==> inputs of run D <==
Design seq_mult, start of the top module:
module seq_mult(d, done, clk, a, b, go, reset);
  parameter n=32, log2n=5;
  output [2*n-1:0] d;
  output reg done;
	input clk;
	input [n-1:0] a, b;
	input go, reset;
	reg c;
	reg [n-1:0] p, q, m;
	reg [log2n:0]count;
	reg [n:0] sum;
	reg [log2n:0] count_n;
	always @(posedge clk, posedge reset)
		if(reset == 1) begin
			done <= 0;
		end
    else if(reset == 0) begin
			if(go) begin
				c <= 0;
        p <= 0;
				q <= a;
				m <= b;
				done <= 0;
				count <= n;
      end
			else if (!done) begin
				if (q[0] == 0) begin
					sum = 0 + p; 
				end
				else begin
					sum = m + p; 
				end
				{c,p,q} <= {sum,q} >> 1;
				count_n = count - 1;
				count <= count_n;
				if (count_n == 0) begin
					done <= 1;
				end
			end
		end
	assign d = {p,q};
endmodule
Settings: LEC_CHECK=0, CAP_MARGIN=20, CORE_ASPECT_RATIO=0.5, CORE_MARGIN=2, CORE_UTILIZATION=56, CTS_CLUSTER_DIAMETER=356, CTS_CLUSTER_SIZE=98, PLACE_DENSITY=0.93, SLEW_MARGIN=20, TNS_END_PERCENT=5; clock period 3.3 ns.
run.sh (not shown) runs the stock make flow with config.mk's settings and CLKGATE_MAP_FILE=.
==> run B (differences from run D) <==
Settings changed: CORE_UTILIZATION 56 to 40, CTS_CLUSTER_DIAMETER 356 to 377, PLACE_DENSITY 0.93 to not set, TNS_END_PERCENT 5 to not set.
==> run Y (differences from run D) <==
Settings changed: CORE_ASPECT_RATIO 0.5 to not set, CORE_UTILIZATION 56 to 40, CTS_CLUSTER_DIAMETER 356 to not set, CTS_CLUSTER_SIZE 98 to not set, PLACE_DENSITY 0.93 to 0.6, TNS_END_PERCENT 5 to not set.
==> flow/constraint.sdc (replaced) <==
create_clock -name core_clock -period 2.19 [get_ports {clk}]
set_input_delay 0.4380 -clock core_clock [delete_from_list [all_inputs] [get_ports {clk}]]
set_output_delay 0.4380 -clock core_clock [all_outputs]
set_load 0.01 [all_outputs]
==> run notes <==
run results: clock group share of total power=0.270, sequential portion of the cell area=0.405, share of the core filled with cells in the final layout=0.749, total design power=3.69 mW, wire per inst=18.9 um, placed insts=754, post-CTS setup repair buffer count=0, met3 routing resource usage after global routing=0.0695, run status=finished clean, Seq pwr share=0.449, CP Cell Sequence=ha_1 -> fa_1 -> a21o_1 -> nand4_1 -> a21oi_1 -> o211ai_2 -> a21oi_1 -> or3_1 -> a32o_1, Chip Area=11300 sq um, Chip Height=76.3 um, post-detail-place hpwl=10900 um, launch instance of the worst min-delay path=q[3], ratio of final minimum period to clock period=0.907
Source of the figures above: run D

==> run notes <==
run results: run status=finished with violations, reasons for failing layout checks=setup timing, Chip Height=125 um, ratio of final minimum period to clock period=1.24, Worst Setup Slack, final=-0.530 ns, CP Cell Sequence=ha_2 -> fa_2 -> a21o_1 -> nand4_1 -> buf_4 -> a211oi_2 -> a311oi_2 -> buf_4 -> nand3b_1 -> a21oi_2 -> mux2_4, sequential portion of the cell area=0.339, Seq pwr share=0.396, share of the core filled with cells in the final layout=0.631, final number of setup-violating endpoints=25, post-CTS setup repair buffer count=12, wire per inst=around 17 um
Source of the figures above: run Y

==> run notes <==
run results: run status=finished clean, total design power=3.79 mW, launch instance of the worst min-delay path=q[13], wire per inst=17.4 um, ratio of final minimum period to clock period=0.901, sequential portion of the cell area=0.398, met3 routing resource usage after global routing=0.0442, post-detail-place hpwl=10400 um, Chip Height=89.6 um, clock group share of total power=0.293, Seq pwr share=0.436, CP Cell Sequence=ha_1 -> fa_1 -> a21o_1 -> nand4_1 -> a21oi_1 -> o211ai_2 -> a21oi_1 -> or3_1 -> a32o_1, share of the core filled with cells in the final layout=0.539, post-CTS setup repair buffer count=0
Source of the figures above: run B


==> inputs of violet <==
seq_mult again, from the RTL that the note above started with.
clock: 3.3 ns
lec_check: 0
abc_area: 1
cap_margin: 20
cell_pad_in_sites_global_placement: 3
core_margin: 2
core_utilization: 68
cts_cluster_diameter: 262
cts_cluster_size: 89
gpl_routability_driven: 0
min_routing_layer: met2
place_density_lb_addon: 0.22
setup_slack_margin: 0.1
slew_margin: 20
tns_end_percent: 20
==> tundra: changes against violet <==
ABC_AREA = default   (was 1)
CELL_PAD_IN_SITES_GLOBAL_PLACEMENT = default   (was 3)
CORE_ASPECT_RATIO = 0.5   (was default)
CORE_UTILIZATION = 56   (was 68)
CTS_CLUSTER_DIAMETER = 356   (was 262)
CTS_CLUSTER_SIZE = 98   (was 89)
GPL_ROUTABILITY_DRIVEN = default   (was 0)
MIN_ROUTING_LAYER = default   (was met2)
PLACE_DENSITY = 0.6   (was default)
PLACE_DENSITY_LB_ADDON = default   (was 0.22)
SETUP_SLACK_MARGIN = default   (was 0.1)
TNS_END_PERCENT = 5   (was 20)
==> fjord: changes against violet <==
ABC_AREA = default   (was 1)
CELL_PAD_IN_SITES_GLOBAL_PLACEMENT = default   (was 3)
CORE_UTILIZATION = 40   (was 68)
CTS_CLUSTER_DIAMETER = 235   (was 262)
CTS_CLUSTER_SIZE = 80   (was 89)
GPL_ROUTABILITY_DRIVEN = default   (was 0)
MIN_ROUTING_LAYER = default   (was met2)
PLACE_DENSITY_LB_ADDON = default   (was 0.22)
SETUP_SLACK_MARGIN = -0.01   (was 0.1)
==> summary of the runs <==
- Against tundra, the via count of fjord is smaller by about 2.5%.
- Sequential share of layout area: tundra is higher than fjord (0.14 points).
- In total power, tundra and fjord hardly differ.
- First-iteration DRC count: tundra is larger than fjord (about 12%).
- In sequential cell count, fjord and tundra do not differ.
- In fjord the final area is larger than in tundra, by about 0.36%.
- Of fjord and tundra, tundra has the higher clock skew (gap 0.0037 ns).
- Between tundra and fjord, the lower count of clock-buffer cells in the layout is in tundra (gap 1).
- In critical path depth, tundra and fjord do not differ.
- Hold slack: fjord is lower than tundra (0.020 ns).
- fjord produced a clean layout. tundra finished clean. violet failed in 3_1_place_gp_skip_io (FLW-0024).
- Clock power is about the same in tundra and fjord.

==> run F <==
==> flow/design.v <==
module seq_mult(d, done, clk, a, b, go, reset);
  parameter n=32, log2n=5;
  output [2*n-1:0] d;
  output reg done;
	input clk;
	input [n-1:0] a, b;
	input go, reset;
	reg c;
	reg [n-1:0] p, q, m;
	reg [log2n:0]count;
	reg [n:0] sum;
	reg [log2n:0] count_n;
	always @(posedge clk, posedge reset)
		if(reset == 1) begin
			done <= 0;
		end
    else if(reset == 0) begin
			if(go) begin
				c <= 0;
        p <= 0;
				q <= a;
				m <= b;
				done <= 0;
				count <= n;
      end
			else if (!done) begin
				if (q[0] == 0) begin
					sum = 0 + p; 
				end
				else begin
					sum = m + p; 
				end
				{c,p,q} <= {sum,q} >> 1;
				count_n = count - 1;
				count <= count_n;
				if (count_n == 0) begin
					done <= 1;
				end
			end
		end
	assign d = {p,q};
endmodule
==> flow/run.sh <==
#!/bin/bash
# the make line also repeats each setting of config.mk as NAME=value (left out here)
make -C /OpenROAD-flow-scripts/flow DESIGN_CONFIG=/design/flow/config.mk WORK_HOME=/design/flow/orfs CLKGATE_MAP_FILE= finish
==> flow/config.mk <==
export PLATFORM = sky130hd
export DESIGN_NAME = seq_mult
export DESIGN_NICKNAME = seq_mult
export VERILOG_FILES = /design/flow/design.v
export SDC_FILE = /design/flow/constraint.sdc
export NUM_CORES = 4
export LEC_CHECK = 0
export CAP_MARGIN = 20
export CORE_MARGIN = 2
export CORE_UTILIZATION = 57
export CTS_CLUSTER_DIAMETER = 145
export CTS_CLUSTER_SIZE = 98
export PLACE_DENSITY = 0.6
export SETUP_SLACK_MARGIN = 0.45
export SLEW_MARGIN = 20
export TNS_END_PERCENT = 15
==> flow/constraint.sdc <==
create_clock -name core_clock -period 1.89 [get_ports {clk}]
set_input_delay 0.3780 -clock core_clock [delete_from_list [all_inputs] [get_ports {clk}]]
set_output_delay 0.3780 -clock core_clock [all_outputs]
set_load 0.01 [all_outputs]
==> run H (differences from run F) <==
Settings changed: CORE_ASPECT_RATIO set to 0.5, CORE_UTILIZATION 57 to 54, CTS_CLUSTER_DIAMETER 145 to 377, CTS_CLUSTER_SIZE 98 to 99, PLACE_DENSITY 0.6 to not set, SETUP_SLACK_MARGIN 0.45 to not set, TNS_END_PERCENT 15 to 5.
==> flow/constraint.sdc (replaced) <==
create_clock -name core_clock -period 3.3 [get_ports {clk}]
set_input_delay 0.6600 -clock core_clock [delete_from_list [all_inputs] [get_ports {clk}]]
set_output_delay 0.6600 -clock core_clock [all_outputs]
set_load 0.01 [all_outputs]
==> run R (differences from run F) <==
Settings changed: CORE_UTILIZATION 57 to 72, CTS_CLUSTER_DIAMETER 145 to not set, CTS_CLUSTER_SIZE 98 to 24, PLACE_DENSITY 0.6 to not set, PLACE_DENSITY_LB_ADDON set to 0.04, SETUP_SLACK_MARGIN 0.45 to 0.69, TNS_END_PERCENT 15 to not set.
==> flow/constraint.sdc (replaced) <==
create_clock -name core_clock -period 2.3 [get_ports {clk}]
set_input_delay 0.4600 -clock core_clock [delete_from_list [all_inputs] [get_ports {clk}]]
set_output_delay 0.4600 -clock core_clock [all_outputs]
set_load 0.01 [all_outputs]
==> run Z (differences from run F) <==
Settings changed: ABC_AREA set to 1, CORE_UTILIZATION 57 to 40, CTS_CLUSTER_DIAMETER 145 to not set, CTS_CLUSTER_SIZE 98 to not set, PLACE_DENSITY 0.6 to not set, PLACE_DENSITY_LB_ADDON set to 0.15, SETUP_SLACK_MARGIN 0.45 to not set, TNS_END_PERCENT 15 to not set.
==> flow/constraint.sdc (replaced) <==
create_clock -name core_clock -period 3.3 [get_ports {clk}]
set_input_delay 0.6600 -clock core_clock [delete_from_list [all_inputs] [get_ports {clk}]]
set_output_delay 0.6600 -clock core_clock [all_outputs]
set_load 0.01 [all_outputs]
==> comparison table <==
item                                                               run F                      run R    run Z    run H
Clk pwr share                                                      18.5%                          -    27.5%    28.4%
Final period util                                                   158%                          -    71.2%    91.8%
Initial core utilization                                           59.4%                      75.0%    41.1%    56.4%
Met1 routing resource usage after global routing                   43.8%                          -    27.7%    33.4%
Clock tree from TritonCTS                                           done                          -     done     done
Data-path buffer share of cell area in the final layout            28.3%                          -    16.1%    18.0%
Clock Network Area Fraction                                        1.80%                          -    3.35%    3.82%
Met1 Routed Length                                               8220 um                          -  8310 um  6440 um
Drt first-iter violations                                            858                          -      317      271
Sequential area share after synthesis                              52.7%                      52.7%    47.1%    52.7%
Result of the run                                        failed layout checks  aborted with a tool error  no timing/DRC/antenna violations  no timing/DRC/antenna violations
Stage where the flow stopped                                           -           global placement        -        -
Layout check failures                                       setup timing                          -        -        -
Static Leak                                                      3.77 nW                          -  4.10 nW  2.88 nW
Tally of buffers added on design ports                               131                          -      131      131
No activity file was given, so power comes from the tool's default toggle rates.
